==> build 78 <==
==> flow/design.v (excerpt) <==
module asx_soupbintcp_itch (
    input  wire        clk,
    input  wire        rst,
    input  wire        ip_payload_valid,
    input  wire [7:0]  ip_payload_data,
    input  wire        ip_payload_start,
    input  wire        ip_payload_end,
    output wire [15:0] tcp_src_port,
    output wire [15:0] tcp_dst_port,
    output wire [31:0] tcp_seq_num,
    output wire [31:0] tcp_ack_num,
    output wire [3:0] tcp_data_offset,
    output wire [7:0] tcp_flags,
    output wire [15:0] tcp_window,
    output wire tcp_flag_syn,
    output wire tcp_flag_ack,
    output wire tcp_flag_fin,
    output wire tcp_flag_rst,
    output wire tcp_flag_psh,
    output wire tcp_header_valid,
    output wire tcp_parse_error,
    output wire session_active,
    output wire [63:0] session_sequence,
    output wire [7:0] pkt_type,
    output wire pkt_type_valid,
    output wire pkt_heartbeat,
    output wire pkt_login_accepted,
    output wire pkt_login_rejected,
    output wire pkt_end_session,
    output wire [31:0] seq_data_count,
    output wire [31:0] heartbeat_count,
    output wire parse_error,
    output wire msg_valid,
    output wire [7:0] msg_type,
    output wire msg_error,
    output wire [31:0] timestamp,
    output wire [63:0] order_id,
    output wire [31:0] orderbook_id,
    output wire side,
    output wire add_order_valid,
    output wire add_order_start,
    output wire [63:0] quantity,
    output wire [31:0] price,
    output wire [15:0] order_attributes,
    output wire order_executed_valid,
    output wire [63:0] exec_quantity,
    output wire order_cancel_valid,
    output wire order_delete_valid,
    output wire order_replace_valid,
    output wire directory_valid,
    output wire system_event_valid,
    output wire [7:0] event_code,
    output wire [31:0] total_messages,
    output wire [31:0] parse_errors
);
Settings: LEC_CHECK=0, ABC_AREA=1, CAP_MARGIN=20, CELL_PAD_IN_SITES_GLOBAL_PLACEMENT=3, CORE_MARGIN=2, CORE_UTILIZATION=32, CTS_CLUSTER_DIAMETER=377, HOLD_SLACK_MARGIN=0.11, MAX_ROUTING_LAYER=met5, PLACE_DENSITY_LB_ADDON=0.16, SETUP_SLACK_MARGIN=0.43, SLEW_MARGIN=0; clock period 2.4 ns.
run.sh (not shown) runs the stock make flow with config.mk's settings and CLKGATE_MAP_FILE=.
==> trial 33 (differences from build 78) <==
CELL_PAD_IN_SITES_GLOBAL_PLACEMENT = default   (was 3)
CORE_UTILIZATION = 72   (was 32)
CTS_CLUSTER_DIAMETER = 397   (was 377)
CTS_CLUSTER_SIZE = 10   (was default)
HOLD_SLACK_MARGIN = default   (was 0.11)
MAX_ROUTING_LAYER = default   (was met5)
PLACE_DENSITY_LB_ADDON = default   (was 0.16)
SLEW_MARGIN = 20   (was 0)
TNS_END_PERCENT = 5   (was default)
==> flow/constraint.sdc (replaced) <==
create_clock -name core_clock -period 1.45 [get_ports {clk}]
set_input_delay 0.2900 -clock core_clock [delete_from_list [all_inputs] [get_ports {clk}]]
set_output_delay 0.2900 -clock core_clock [all_outputs]
set_load 0.01 [all_outputs]
==> notes <==
- Trial 33 failed in detailed placement (3_5_place_dp). Build 78 completed, yet does not pass: setup timing.
- Against trial 33, the die area of build 78 is higher by 120%.
- Synthesized cell count is the same in trial 33 and build 78.
- In area after synthesis, build 78 and trial 33 do not differ.

---

==> run H: inputs <==
asx_soupbintcp_itch again, from the RTL that the note above started with.
Design asx_soupbintcp_itch, start of the top module:
module asx_soupbintcp_itch (
    input  wire        clk,
    input  wire        rst,
    input  wire        ip_payload_valid,
    input  wire [7:0]  ip_payload_data,
    input  wire        ip_payload_start,
    input  wire        ip_payload_end,
    output wire [15:0] tcp_src_port,
    output wire [15:0] tcp_dst_port,
    output wire [31:0] tcp_seq_num,
    output wire [31:0] tcp_ack_num,
    output wire [3:0] tcp_data_offset,
    output wire [7:0] tcp_flags,
    output wire [15:0] tcp_window,
    output wire tcp_flag_syn,
    output wire tcp_flag_ack,
    output wire tcp_flag_fin,
    output wire tcp_flag_rst,
    output wire tcp_flag_psh,
    output wire tcp_header_valid,
    output wire tcp_parse_error,
    output wire session_active,
    output wire [63:0] session_sequence,
    output wire [7:0] pkt_type,
    output wire pkt_type_valid,
    output wire pkt_heartbeat,
    output wire pkt_login_accepted,
    output wire pkt_login_rejected,
    output wire pkt_end_session,
    output wire [31:0] seq_data_count,
    output wire [31:0] heartbeat_count,
    output wire parse_error,
    output wire msg_valid,
    output wire [7:0] msg_type,
    output wire msg_error,
    output wire [31:0] timestamp,
    output wire [63:0] order_id,
    output wire [31:0] orderbook_id,
    output wire side,
    output wire add_order_valid,
    output wire add_order_start,
    output wire [63:0] quantity,
    output wire [31:0] price,
    output wire [15:0] order_attributes,
    output wire order_executed_valid,
    output wire [63:0] exec_quantity,
    output wire order_cancel_valid,
    output wire order_delete_valid,
    output wire order_replace_valid,
    output wire directory_valid,
    output wire system_event_valid,
    output wire [7:0] event_code,
    output wire [31:0] total_messages,
    output wire [31:0] parse_errors
);
export LEC_CHECK = 0
export CAP_MARGIN = 20
export CORE_ASPECT_RATIO = 0.99
export CORE_MARGIN = 2
export CORE_UTILIZATION = 57
export CTS_CLUSTER_SIZE = 32
export GPL_TIMING_DRIVEN = 1
export PLACE_DENSITY_LB_ADDON = 0.18
export SLEW_MARGIN = 40
create_clock -name core_clock -period 2.33 [get_ports {clk}]
==> run P: changes against run H <==
- CORE_ASPECT_RATIO: 0.99 -> default
- CORE_UTILIZATION: 57 -> 9
- CTS_CLUSTER_SIZE: 32 -> default
- GPL_TIMING_DRIVEN: 1 -> default
- PLACE_DENSITY_LB_ADDON: 0.18 -> default
- SLEW_MARGIN: 40 -> 20
==> flow/constraint.sdc (replaced) <==
create_clock -name core_clock -period 7.24 [get_ports {clk}]
set_input_delay 1.4480 -clock core_clock [delete_from_list [all_inputs] [get_ports {clk}]]
set_output_delay 1.4480 -clock core_clock [all_outputs]
set_load 0.01 [all_outputs]
==> notes <==
Run H reached the layout checks and failed them: negative setup slack. Run P ran to the end with no violations.
In flip-flop count, run P and run H do not differ.
Of run P and run H, run H has the higher critical path depth (gap 4).
Between run H and run P, the lower final cell count is in run H (gap about 44%, measured against run P).
In synthesized area, run P and run H do not differ.
Against run H, the cell area of run P is larger by 4.8%.
In die size, run P is at 6.2 times the value of run H.
Between run P and run H, the lower clock power is in run P (gap about 64%, measured against run H).

---

==> ember <==
asx_soupbintcp_itch again, from the RTL that the note above started with.
Settings: LEC_CHECK=0, CAP_MARGIN=20, CORE_ASPECT_RATIO=0.99, CORE_MARGIN=2, CORE_UTILIZATION=70, CTS_CLUSTER_DIAMETER=355, CTS_CLUSTER_SIZE=32, GPL_TIMING_DRIVEN=1, SLEW_MARGIN=40; clock period 2.33 ns.
==> fjord: changes against ember <==
CORE_ASPECT_RATIO = unset   (was 0.99)
CORE_UTILIZATION = 40   (was 70)
CTS_CLUSTER_DIAMETER = unset   (was 355)
CTS_CLUSTER_SIZE = unset   (was 32)
GPL_TIMING_DRIVEN = unset   (was 1)
SLEW_MARGIN = 20   (was 40)
==> flow/constraint.sdc (replaced) <==
create_clock -name core_clock -period 5.0 [get_ports {clk}]
set_input_delay 1.0000 -clock core_clock [delete_from_list [all_inputs] [get_ports {clk}]]
set_output_delay 1.0000 -clock core_clock [all_outputs]
set_load 0.01 [all_outputs]
==> flow report <==
STATUS
-------------------------------------------------------------------------------
Run status                                                         finished clean

CLOCKING
-------------------------------------------------------------------------------
Total setup buffers inserted after CTS                                        0
Cell resize tally after clock tree synthesis                                  0
Number of buffers added by the clock tree synthesis step                     81

GLOBAL ROUTING
-------------------------------------------------------------------------------
Remaining Overflow, GRT                                                       0
Routing usage on met3                                                    0.0865

DIE
-------------------------------------------------------------------------------
Core outline area                                                    73,200 µm²
Die Span X                                                               276 µm
Pre-placement core utilization                                            0.405
Standard-cell rows                                                           99

PLACEMENT
-------------------------------------------------------------------------------
Worst setup timing slack at the placement stage                         1.10 ns
Final weighted congestion of routability-driven global placement          0.862
Cell area reported after detailed placement                          37,300 µm²
HPWL Detailed                                                         68,500 µm

# the run above: fjord

==> flow report <==
STATUS
-------------------------------------------------------------------------------
Run status                                                         aborted with a tool error
Terminating stage of the flow                                      global routing (5_1_grt)
First logged error message                                         [ERROR GRT-0116] Global routing finished with congestion. Check the congestion regions in the DRC Viewer.

DIE
-------------------------------------------------------------------------------
Pre-placement core utilization                                            0.704
Standard-cell rows                                                           75
Die Span X                                                               211 µm

PLACEMENT
-------------------------------------------------------------------------------
Final weighted congestion of routability-driven global placement          0.928
Cell area reported after detailed placement                          38,600 µm²

GLOBAL ROUTING
-------------------------------------------------------------------------------
Remaining Overflow, GRT                                                     115

CLOCKING
-------------------------------------------------------------------------------
Number of buffers added by the clock tree synthesis step                     27

# the run above: ember


---

==> inputs of wip/maple <==
Starting RTL as in the previous note.
==> flow/config.mk <==
export PLATFORM = sky130hd
export DESIGN_NAME = asx_soupbintcp_itch
export DESIGN_NICKNAME = asx_soupbintcp_itch
export VERILOG_FILES = /design/flow/design.v
export SDC_FILE = /design/flow/constraint.sdc
export NUM_CORES = 4
export LEC_CHECK = 0
export CAP_MARGIN = 20
export CORE_MARGIN = 2
export CORE_UTILIZATION = 70
export CTS_CLUSTER_SIZE = 36
export SETUP_SLACK_MARGIN = -0.2
export SLEW_MARGIN = 20
==> flow/constraint.sdc <==
create_clock -name core_clock -period 2.79 [get_ports {clk}]
set_input_delay 0.5580 -clock core_clock [delete_from_list [all_inputs] [get_ports {clk}]]
set_output_delay 0.5580 -clock core_clock [all_outputs]
set_load 0.01 [all_outputs]
==> wip/willow (differences from wip/maple) <==
--- a/flow/config.mk
+++ b/flow/config.mk
@@ -7,7 +7,6 @@
 export LEC_CHECK = 0
 export CAP_MARGIN = 20
 export CORE_MARGIN = 2
-export CORE_UTILIZATION = 70
-export CTS_CLUSTER_SIZE = 36
-export SETUP_SLACK_MARGIN = -0.2
+export CORE_UTILIZATION = 57
+export CTS_CLUSTER_SIZE = 29
 export SLEW_MARGIN = 20
==> flow/constraint.sdc (replaced) <==
create_clock -name core_clock -period 2.02 [get_ports {clk}]
set_input_delay 0.4040 -clock core_clock [delete_from_list [all_inputs] [get_ports {clk}]]
set_output_delay 0.4040 -clock core_clock [all_outputs]
set_load 0.01 [all_outputs]
==> wip/zinc (differences from wip/maple) <==
--- a/flow/config.mk
+++ b/flow/config.mk
@@ -7,7 +7,8 @@
 export LEC_CHECK = 0
 export CAP_MARGIN = 20
 export CORE_MARGIN = 2
-export CORE_UTILIZATION = 70
-export CTS_CLUSTER_SIZE = 36
-export SETUP_SLACK_MARGIN = -0.2
+export CORE_UTILIZATION = 40
+export CTS_CLUSTER_DIAMETER = 120
+export PLACE_DENSITY_LB_ADDON = 0.21
+export SETUP_SLACK_MARGIN = 1.32
 export SLEW_MARGIN = 20
==> flow/constraint.sdc (replaced) <==
create_clock -name core_clock -period 5.0 [get_ports {clk}]
set_input_delay 1.0000 -clock core_clock [delete_from_list [all_inputs] [get_ports {clk}]]
set_output_delay 1.0000 -clock core_clock [all_outputs]
set_load 0.01 [all_outputs]
==> results <==
| metric | wip/zinc | wip/willow | wip/maple |
|---|---|---|---|
| Pin slew with the least headroom to its limit | 1100 ps | 1030 ps | - |
| Met2 wire len | 47.0 mm | 54.1 mm | - |
| Largest class | registers | registers | - |
| Status | timing/DRC/antenna clean | finished with violations | aborted with a tool error |
| Failing step | - | - | global routing (5_1_grt) |
| Layout check failures | - | setup timing | - |
| Final Hold Vio Count | 0 | 0 | - |
| Rows | 99 | 83 | 75 |
| Switching Power | 2.71 mW | 6.67 mW | - |
| Non-clock buffering overhead in the final layout | 17.5% | 22.7% | - |
| Placed cell count | 4,274 | 4,285 | 3,962 |
| Delay contributed by the slowest stage of the critical path | 740 ps | 540 ps | - |
| Min setup slack post-route | 1460 ps | -755 ps | - |
| Routed wire length | 94.3 mm | 110 mm | - |
| Filler Cells Inserted | 6,126 | 2,593 | - |
| HP Class | flip-flop to flip-flop | primary input to flip-flop | - |
| Startpoint of the worst setup timing path | asx_itch_inst.current_msg_type[1]$_SDFFE_PP0P_ | soupbintcp_inst.payload_len[6]$_SDFFE_PP0P_ | - |
Power figures rest on the tool's default switching activity, not on a simulated workload.
